==> inputs of trial 38 <==
Design ahb, start of the top module:
module ahb (
            hclk
           ,hresetn
           ,htrans
           ,haddr
           ,hwdata
           ,hready_in
           ,hsel
           ,hwrite
           ,hsize
           ,hresp
           ,hready_out
           ,hrdata
           ,frame_num    
           ,sample_in_frame
           ,com_2_ovl
           ,max_point_fft_core
           ,alpha
           ,quarter
           ,fft_num
           ,fft_stage_number
           ,mel_num
           ,cep_num
           ,trigger
           );
make LEC_CHECK=0 ABC_AREA=1 CAP_MARGIN=20 CORE_MARGIN=2 CORE_UTILIZATION=59 CTS_CLUSTER_SIZE=93 SETUP_SLACK_MARGIN=0.64 SLEW_MARGIN=20 finish   # period 2.75 ns
run.sh (not shown) runs the stock make flow with config.mk's settings and CLKGATE_MAP_FILE=.
==> inputs of build 49, as changes to trial 38 <==
Settings changed: ABC_AREA 1 to default, CORE_UTILIZATION 59 to 40, CTS_CLUSTER_SIZE 93 to default, SETUP_SLACK_MARGIN 0.64 to default.
==> flow/constraint.sdc (replaced) <==
create_clock -name core_clock -period 10.0 [get_ports {hclk}]
set_input_delay 2.0000 -clock core_clock [delete_from_list [all_inputs] [get_ports {hclk}]]
set_output_delay 2.0000 -clock core_clock [all_outputs]
set_load 0.01 [all_outputs]
==> qor.txt <==
status = complete, no violations
Critical Path RT = 10.42 ns
cts hold-fix bufs = 0
Syn Area/Cell = 14.4 um2
fin nets = 1,528
logic area = 6110 um2
worst hold endpoint = quarter[1]
pin slew with the least headroom to its limit = 1.16 ns
Stages on worst setup path = 7
critical path startpoint = haddr[3]
# the run above: build 49

==> qor.txt <==
DRC errors left = 0
cts hold-fix bufs = 1
grt ovf = 0
status = complete, no violations
worst hold path cell count = 1
CTS Buf Count = 39
pin slew with the least headroom to its limit = 0.755 ns
Stages on worst setup path = 1
Syn Area/Cell = 7.40 um2
critical path startpoint = alpha[18]
fin nets = 2,659
logic area = 6160 um2
worst hold endpoint = temp_hsize[1]
family with the most delay on the worst path = buffers and inverters
# the run above: trial 38


========
==> inputs of build 97 <==
==> flow/design.v <==
module ahb (
            hclk
           ,hresetn
           ,htrans
           ,haddr
           ,hwdata
           ,hready_in
           ,hsel
           ,hwrite
           ,hsize
           ,hresp
           ,hready_out
           ,hrdata
           ,frame_num    
           ,sample_in_frame
           ,com_2_ovl
           ,max_point_fft_core
           ,alpha
           ,quarter
           ,fft_num
           ,fft_stage_number
           ,mel_num
           ,cep_num
           ,trigger
           );
input hclk;                       
input hresetn;                    
input [1:0]htrans;
input [11:0]haddr;
input [31:0]hwdata;
input hready_in;
input hsel;
input hwrite;
input [2:0]hsize;
output [1:0]hresp;
output hready_out;
output [31:0]hrdata; 
output [31:0]frame_num;            
output [31:0]sample_in_frame;      
output [31:0]com_2_ovl;            
output [31:0]max_point_fft_core;   
output [31:0]alpha;                
output [31:0]quarter;              
output [31:0]fft_num;              
output [31:0]fft_stage_number;     
output [31:0]mel_num;              
output [31:0]cep_num;              
output trigger;                    
wire hclk;
wire hresetn;
wire [1:0]htrans;
wire [11:0]haddr;
wire [31:0]hwdata;
wire hready_in;
wire hsel;
wire hwrite;
wire [2:0]hsize;
wire [1:0]hresp;
wire hready_out;
reg [31:0]hrdata; 
reg [31:0]frame_num;
reg [31:0]sample_in_frame;
reg [31:0]com_2_ovl;
reg [31:0]max_point_fft_core;
reg [31:0]alpha;
reg [31:0]quarter;
reg [31:0]fft_num;
reg [31:0]fft_stage_number;
reg [31:0]mel_num;
reg [31:0]cep_num;
reg [31:0]trigger_reg;
wire trigger;
reg wr_frame_num_sel;          
reg wr_sample_in_frame_sel;
reg wr_com_2_ovl_sel;
reg wr_max_point_fft_core_sel;
reg wr_alpha_sel;
reg wr_quarter_sel;
reg wr_fft_num_sel;
reg wr_fft_stage_number_sel;
reg wr_mel_num_sel;
reg wr_cep_num_sel;
reg wr_trigger_sel;
wire rd_frame_num_sel;
wire rd_sample_in_frame_sel;
wire rd_com_2_ovl_sel;
wire rd_max_point_fft_core_sel;
wire rd_alpha_sel;
wire rd_quarter_sel;
wire rd_fft_num_sel;
wire rd_fft_stage_number_sel;
wire rd_mel_num_sel;
wire rd_cep_num_sel;
wire rd_trigger_sel;
wire [31:0]nxt_frame_num;
wire [31:0]nxt_sample_in_frame;
wire [31:0]nxt_com_2_ovl;
wire [31:0]nxt_max_point_fft_core;
wire [31:0]nxt_alpha;
wire [31:0]nxt_quarter;
wire [31:0]nxt_fft_num;
wire [31:0]nxt_fft_stage_number;
wire [31:0]nxt_mel_num;
wire [31:0]nxt_cep_num;
wire [31:0]nxt_trigger_reg;
reg [2:0]temp_hsize;
wire [10:0]rd_sel_reg;
reg [31:0]nxt_hrdata;
wire wr_en;
wire rd_en;
assign wr_en = htrans[1] & hready_in & hsel & hwrite;
assign rd_en = htrans[1] & hready_in & hsel & ~hwrite;
always @(posedge hclk or negedge hresetn) begin
  if (!hresetn) begin
    wr_frame_num_sel <= 1'b0; 
  end
  else begin
    if (wr_en && (haddr[11:0] == 12'h000)) begin      
      wr_frame_num_sel <= 1'b1;
    end
    else begin
      wr_frame_num_sel <= 1'b0;
    end        
  end        
end        
always @(posedge hclk or negedge hresetn) begin
  if (!hresetn) begin
    wr_sample_in_frame_sel <= 1'b0; 
  end
  else begin
    if (wr_en && (haddr[11:0] == 12'h001)) begin      
      wr_sample_in_frame_sel <= 1'b1;
    end
    else begin
      wr_sample_in_frame_sel <= 1'b0;
    end        
  end        
end        
always @(posedge hclk or negedge hresetn) begin
  if (!hresetn) begin
    wr_com_2_ovl_sel <= 1'b0; 
  end
  else begin
    if (wr_en && (haddr[11:0] == 12'h002)) begin      
      wr_com_2_ovl_sel <= 1'b1;
    end
    else begin
      wr_com_2_ovl_sel <= 1'b0;
    end        
  end        
end        
always @(posedge hclk or negedge hresetn) begin
  if (!hresetn) begin
    wr_max_point_fft_core_sel <= 1'b0; 
  end
  else begin
    if (wr_en && (haddr[11:0] == 12'h003)) begin      
      wr_max_point_fft_core_sel <= 1'b1;
    end
    else begin
      wr_max_point_fft_core_sel <= 1'b0;
    end        
  end        
end        
always @(posedge hclk or negedge hresetn) begin
  if (!hresetn) begin
    wr_alpha_sel <= 1'b0; 
  end
  else begin
    if (wr_en && (haddr[11:0] == 12'h004)) begin      
      wr_alpha_sel <= 1'b1;
    end
    else begin
      wr_alpha_sel <= 1'b0;
    end        
  end        
end        
always @(posedge hclk or negedge hresetn) begin
  if (!hresetn) begin
    wr_quarter_sel <= 1'b0; 
  end
  else begin
    if (wr_en && (haddr[11:0] == 12'h005)) begin      
      wr_quarter_sel <= 1'b1;
    end
    else begin
      wr_quarter_sel <= 1'b0;
    end        
  end        
end        
always @(posedge hclk or negedge hresetn) begin
  if (!hresetn) begin
    wr_fft_num_sel <= 1'b0; 
  end
  else begin
    if (wr_en && (haddr[11:0] == 12'h006)) begin      
      wr_fft_num_sel <= 1'b1;
    end
    else begin
      wr_fft_num_sel <= 1'b0;
    end        
  end        
end        
always @(posedge hclk or negedge hresetn) begin
  if (!hresetn) begin
    wr_fft_stage_number_sel <= 1'b0; 
  end
  else begin
    if (wr_en && (haddr[11:0] == 12'h007)) begin      
      wr_fft_stage_number_sel <= 1'b1;
    end
    else begin
      wr_fft_stage_number_sel <= 1'b0;
    end        
  end        
end        
always @(posedge hclk or negedge hresetn) begin
  if (!hresetn) begin
    wr_mel_num_sel <= 1'b0; 
  end
  else begin
    if (wr_en && (haddr[11:0] == 12'h008)) begin      
      wr_mel_num_sel <= 1'b1;
    end
    else begin
      wr_mel_num_sel <= 1'b0;
    end        
  end        
end        
always @(posedge hclk or negedge hresetn) begin
  if (!hresetn) begin
    wr_cep_num_sel <= 1'b0; 
  end
  else begin
    if (wr_en && (haddr[11:0] == 12'h009)) begin      
      wr_cep_num_sel <= 1'b1;
    end
    else begin
      wr_cep_num_sel <= 1'b0;
    end        
  end        
end        
always @(posedge hclk or negedge hresetn) begin
  if (!hresetn) begin
    wr_trigger_sel <= 1'b0; 
  end
  else begin
    if (wr_en && (haddr[11:0] == 12'h00a)) begin      
      wr_trigger_sel <= 1'b1;
    end
    else begin
      wr_trigger_sel <= 1'b0;
    end        
  end        
end        
assign rd_frame_num_sel =          (rd_en & (haddr[11:0] == 12'h000))? 1'b1:1'b0;
assign rd_sample_in_frame_sel =    (rd_en & (haddr[11:0] == 12'h001))? 1'b1:1'b0;
assign rd_com_2_ovl_sel =          (rd_en & (haddr[11:0] == 12'h002))? 1'b1:1'b0;
assign rd_max_point_fft_core_sel = (rd_en & (haddr[11:0] == 12'h003))? 1'b1:1'b0;
assign rd_alpha_sel =              (rd_en & (haddr[11:0] == 12'h004))? 1'b1:1'b0;
assign rd_quarter_sel =            (rd_en & (haddr[11:0] == 12'h005))? 1'b1:1'b0;
assign rd_fft_num_sel =            (rd_en & (haddr[11:0] == 12'h006))? 1'b1:1'b0;
assign rd_fft_stage_number_sel =   (rd_en & (haddr[11:0] == 12'h007))? 1'b1:1'b0;
assign rd_mel_num_sel =            (rd_en & (haddr[11:0] == 12'h008))? 1'b1:1'b0;
assign rd_cep_num_sel =            (rd_en & (haddr[11:0] == 12'h009))? 1'b1:1'b0;
assign rd_trigger_sel =            (rd_en & (haddr[11:0] == 12'h00a))? 1'b1:1'b0;
always @(posedge hclk or negedge hresetn) begin
  if (!hresetn) begin
    temp_hsize <= 3'b0; 
  end
  else begin
    temp_hsize <= hsize; 
  end
end        
assign nxt_frame_num =          (wr_frame_num_sel &          (temp_hsize == 2'h2))? hwdata[31:0]:frame_num;
assign nxt_sample_in_frame =    (wr_sample_in_frame_sel &    (temp_hsize == 2'h2))? hwdata[31:0]:sample_in_frame;
assign nxt_com_2_ovl =          (wr_com_2_ovl_sel &          (temp_hsize == 2'h2))? hwdata[31:0]:com_2_ovl;
assign nxt_max_point_fft_core = (wr_max_point_fft_core_sel & (temp_hsize == 2'h2))? hwdata[31:0]:max_point_fft_core;
assign nxt_alpha =              (wr_alpha_sel &              (temp_hsize == 2'h2))? hwdata[31:0]:alpha;
assign nxt_quarter =            (wr_quarter_sel &            (temp_hsize == 2'h2))? hwdata[31:0]:quarter;
assign nxt_fft_num =            (wr_fft_num_sel &            (temp_hsize == 2'h2))? hwdata[31:0]:fft_num;
assign nxt_fft_stage_number =   (wr_fft_stage_number_sel &   (temp_hsize == 2'h2))? hwdata[31:0]:fft_stage_number;
assign nxt_mel_num =            (wr_mel_num_sel &            (temp_hsize == 2'h2))? hwdata[31:0]:mel_num;
assign nxt_cep_num =            (wr_cep_num_sel &            (temp_hsize == 2'h2))? hwdata[31:0]:cep_num;
assign nxt_trigger_reg =        (wr_trigger_sel &            (temp_hsize == 2'h2))? {31'b0,hwdata[0]}:trigger_reg;
always @(posedge hclk or negedge hresetn) begin
  if (!hresetn) begin
    frame_num <= 32'b0; 
  end
  else begin
    frame_num <= nxt_frame_num;
  end        
end        
always @(posedge hclk or negedge hresetn) begin
  if (!hresetn) begin
    sample_in_frame <= 32'b0; 
  end
  else begin
    sample_in_frame <= nxt_sample_in_frame;
  end        
end        
always @(posedge hclk or negedge hresetn) begin
  if (!hresetn) begin
    com_2_ovl <= 32'b0; 
  end
  else begin
    com_2_ovl <= nxt_com_2_ovl;
  end        
end        
always @(posedge hclk or negedge hresetn) begin
  if (!hresetn) begin
    max_point_fft_core <= 32'b0; 
  end
  else begin
    max_point_fft_core <= nxt_max_point_fft_core;
  end        
end        
always @(posedge hclk or negedge hresetn) begin
  if (!hresetn) begin
    alpha <= 32'b0; 
  end
  else begin
    alpha <= nxt_alpha;
  end        
end        
always @(posedge hclk or negedge hresetn) begin
  if (!hresetn) begin
    quarter <= 32'b0; 
  end
  else begin
    quarter <= nxt_quarter;
  end        
end        
always @(posedge hclk or negedge hresetn) begin
  if (!hresetn) begin
    fft_num <= 32'b0; 
  end
  else begin
    fft_num <= nxt_fft_num;
  end        
end        
always @(posedge hclk or negedge hresetn) begin
  if (!hresetn) begin
    fft_stage_number <= 32'b0; 
  end
  else begin
    fft_stage_number <= nxt_fft_stage_number;
  end        
end        
always @(posedge hclk or negedge hresetn) begin
  if (!hresetn) begin
    mel_num <= 32'b0; 
  end
  else begin
    mel_num <= nxt_mel_num;
  end        
end        
always @(posedge hclk or negedge hresetn) begin
  if (!hresetn) begin
    cep_num <= 32'b0; 
  end
  else begin
    cep_num <= nxt_cep_num;
  end        
end        
always @(posedge hclk or negedge hresetn) begin
  if (!hresetn) begin
    trigger_reg <= 32'b0; 
  end
  else begin
    trigger_reg <= nxt_trigger_reg;
  end        
end        
assign trigger = trigger_reg[0];
assign rd_sel_reg = {rd_trigger_sel,rd_cep_num_sel,rd_mel_num_sel,rd_fft_stage_number_sel,rd_fft_num_sel,rd_quarter_sel,rd_alpha_sel,rd_max_point_fft_core_sel,rd_com_2_ovl_sel,rd_sample_in_frame_sel,rd_frame_num_sel}; 
always @(rd_sel_reg or nxt_frame_num or nxt_sample_in_frame or nxt_com_2_ovl or nxt_max_point_fft_core or nxt_alpha or nxt_quarter or nxt_fft_num or nxt_fft_stage_number or nxt_mel_num or nxt_cep_num or nxt_trigger_reg) begin
  case (rd_sel_reg)
    11'b000_0000_0001: nxt_hrdata = nxt_frame_num;
    11'b000_0000_0010: nxt_hrdata = nxt_sample_in_frame;
    11'b000_0000_0100: nxt_hrdata = nxt_com_2_ovl;
    11'b000_0000_1000: nxt_hrdata = nxt_max_point_fft_core;
    11'b000_0001_0000: nxt_hrdata = nxt_alpha;
    11'b000_0010_0000: nxt_hrdata = nxt_quarter;
    11'b000_0100_0000: nxt_hrdata = nxt_fft_num;
    11'b000_1000_0000: nxt_hrdata = nxt_fft_stage_number;
    11'b001_0000_0000: nxt_hrdata = nxt_mel_num;
    11'b010_0000_0000: nxt_hrdata = nxt_cep_num;
    11'b100_0000_0000: nxt_hrdata = {31'b0, nxt_trigger_reg[0]};
    default:           nxt_hrdata = 32'b0;
  endcase        
end        
always @(posedge hclk or negedge hresetn) begin
  if (!hresetn) begin
    hrdata <= 32'b0; 
  end
  else begin
    hrdata <= nxt_hrdata;
  end        
end        
assign hresp = 2'b0;
assign hready_out = 1'b1;
endmodule
==> flow/run.sh <==
#!/bin/bash
# the make line also repeats each setting of config.mk as NAME=value (left out here)
make -C /OpenROAD-flow-scripts/flow DESIGN_CONFIG=/design/flow/config.mk WORK_HOME=/design/flow/orfs CLKGATE_MAP_FILE= finish
==> flow/config.mk <==
export PLATFORM = sky130hd
export DESIGN_NAME = ahb
export DESIGN_NICKNAME = ahb
export VERILOG_FILES = /design/flow/design.v
export SDC_FILE = /design/flow/constraint.sdc
export NUM_CORES = 4
export LEC_CHECK = 0
export CAP_MARGIN = 0
export CORE_MARGIN = 2
export CORE_UTILIZATION = 66
export CTS_CLUSTER_DIAMETER = 102
export SLEW_MARGIN = 20
==> flow/constraint.sdc <==
create_clock -name core_clock -period 6.49 [get_ports {hclk}]
set_input_delay 1.2980 -clock core_clock [delete_from_list [all_inputs] [get_ports {hclk}]]
set_output_delay 1.2980 -clock core_clock [all_outputs]
set_load 0.01 [all_outputs]
==> build 59 (differences from build 97) <==
ABC_AREA = 1   (was not set)
CAP_MARGIN = 20   (was 0)
CORE_UTILIZATION = 68   (was 66)
CTS_CLUSTER_DIAMETER = not set   (was 102)
CTS_CLUSTER_SIZE = 36   (was not set)
GPL_ROUTABILITY_DRIVEN = 0   (was not set)
HOLD_SLACK_MARGIN = 0.29   (was not set)
SETUP_SLACK_MARGIN = 0.69   (was not set)
==> flow/constraint.sdc (replaced) <==
create_clock -name core_clock -period 2.47 [get_ports {hclk}]
set_input_delay 0.4940 -clock core_clock [delete_from_list [all_inputs] [get_ports {hclk}]]
set_output_delay 0.4940 -clock core_clock [all_outputs]
set_load 0.01 [all_outputs]
==> trial 49 (differences from build 97) <==
CAP_MARGIN = 20   (was 0)
CELL_PAD_IN_SITES_GLOBAL_PLACEMENT = 3   (was not set)
CORE_ASPECT_RATIO = 1.69   (was not set)
CORE_UTILIZATION = 40   (was 66)
CTS_CLUSTER_DIAMETER = not set   (was 102)
GPL_TIMING_DRIVEN = 0   (was not set)
MIN_ROUTING_LAYER = met2   (was not set)
PLACE_DENSITY_LB_ADDON = 0.2   (was not set)
==> flow/constraint.sdc (replaced) <==
create_clock -name core_clock -period 10.0 [get_ports {hclk}]
set_input_delay 2.0000 -clock core_clock [delete_from_list [all_inputs] [get_ports {hclk}]]
set_output_delay 2.0000 -clock core_clock [all_outputs]
set_load 0.01 [all_outputs]
==> trial 85 (differences from build 97) <==
ABC_AREA = 1   (was not set)
CAP_MARGIN = 20   (was 0)
CELL_PAD_IN_SITES_DETAIL_PLACEMENT = 0   (was not set)
CORE_MARGIN = 3   (was 2)
CORE_UTILIZATION = 59   (was 66)
CTS_CLUSTER_DIAMETER = not set   (was 102)
CTS_CLUSTER_SIZE = 68   (was not set)
PLACE_DENSITY = 0.65   (was not set)
TNS_END_PERCENT = 80   (was not set)
==> flow/constraint.sdc (replaced) <==
create_clock -name core_clock -period 2.47 [get_ports {hclk}]
set_input_delay 0.4940 -clock core_clock [delete_from_list [all_inputs] [get_ports {hclk}]]
set_output_delay 0.4940 -clock core_clock [all_outputs]
set_load 0.01 [all_outputs]
==> qor summary <==
                                                                  trial 49        build 59          trial 85          build 97
Status                                    no timing/DRC/antenna violations  did not finish  no timing/DRC/antenna violations  no timing/DRC/antenna violations
Failing step                                                             -         4_1_cts                 -                 -
Total Die Area                                                  41300 um^2      25300 um^2        29800 um^2        25300 um^2
Highest routed layer                                                  met5               -              met5              met4
Number of buffers added to fix hold violations after cts                 0               -                 1                 0
Power group with the highest consumption                  sequential cells               -  sequential cells  sequential cells
Clk cell area share                                                  5.42%               -             5.55%             5.70%
Routed length on met3                                             25400 um               -           8320 um           5490 um
Register share of total power                                        49.7%               -             49.2%             50.4%
Nature of the critical path endpoint                             flip-flop               -         flip-flop         flip-flop
Cell resize tally after clock tree synthesis                             0               -                 0                 0
Vias in the first global route                                       18.0k               -             16.7k             13.1k
Combinational share of power                                          3.0%               -              3.3%              2.7%
Post-layout power                                                  2.99 mW               -           12.2 mW           4.55 mW
Power figures rest on the tool's default switching activity, not on a simulated workload.
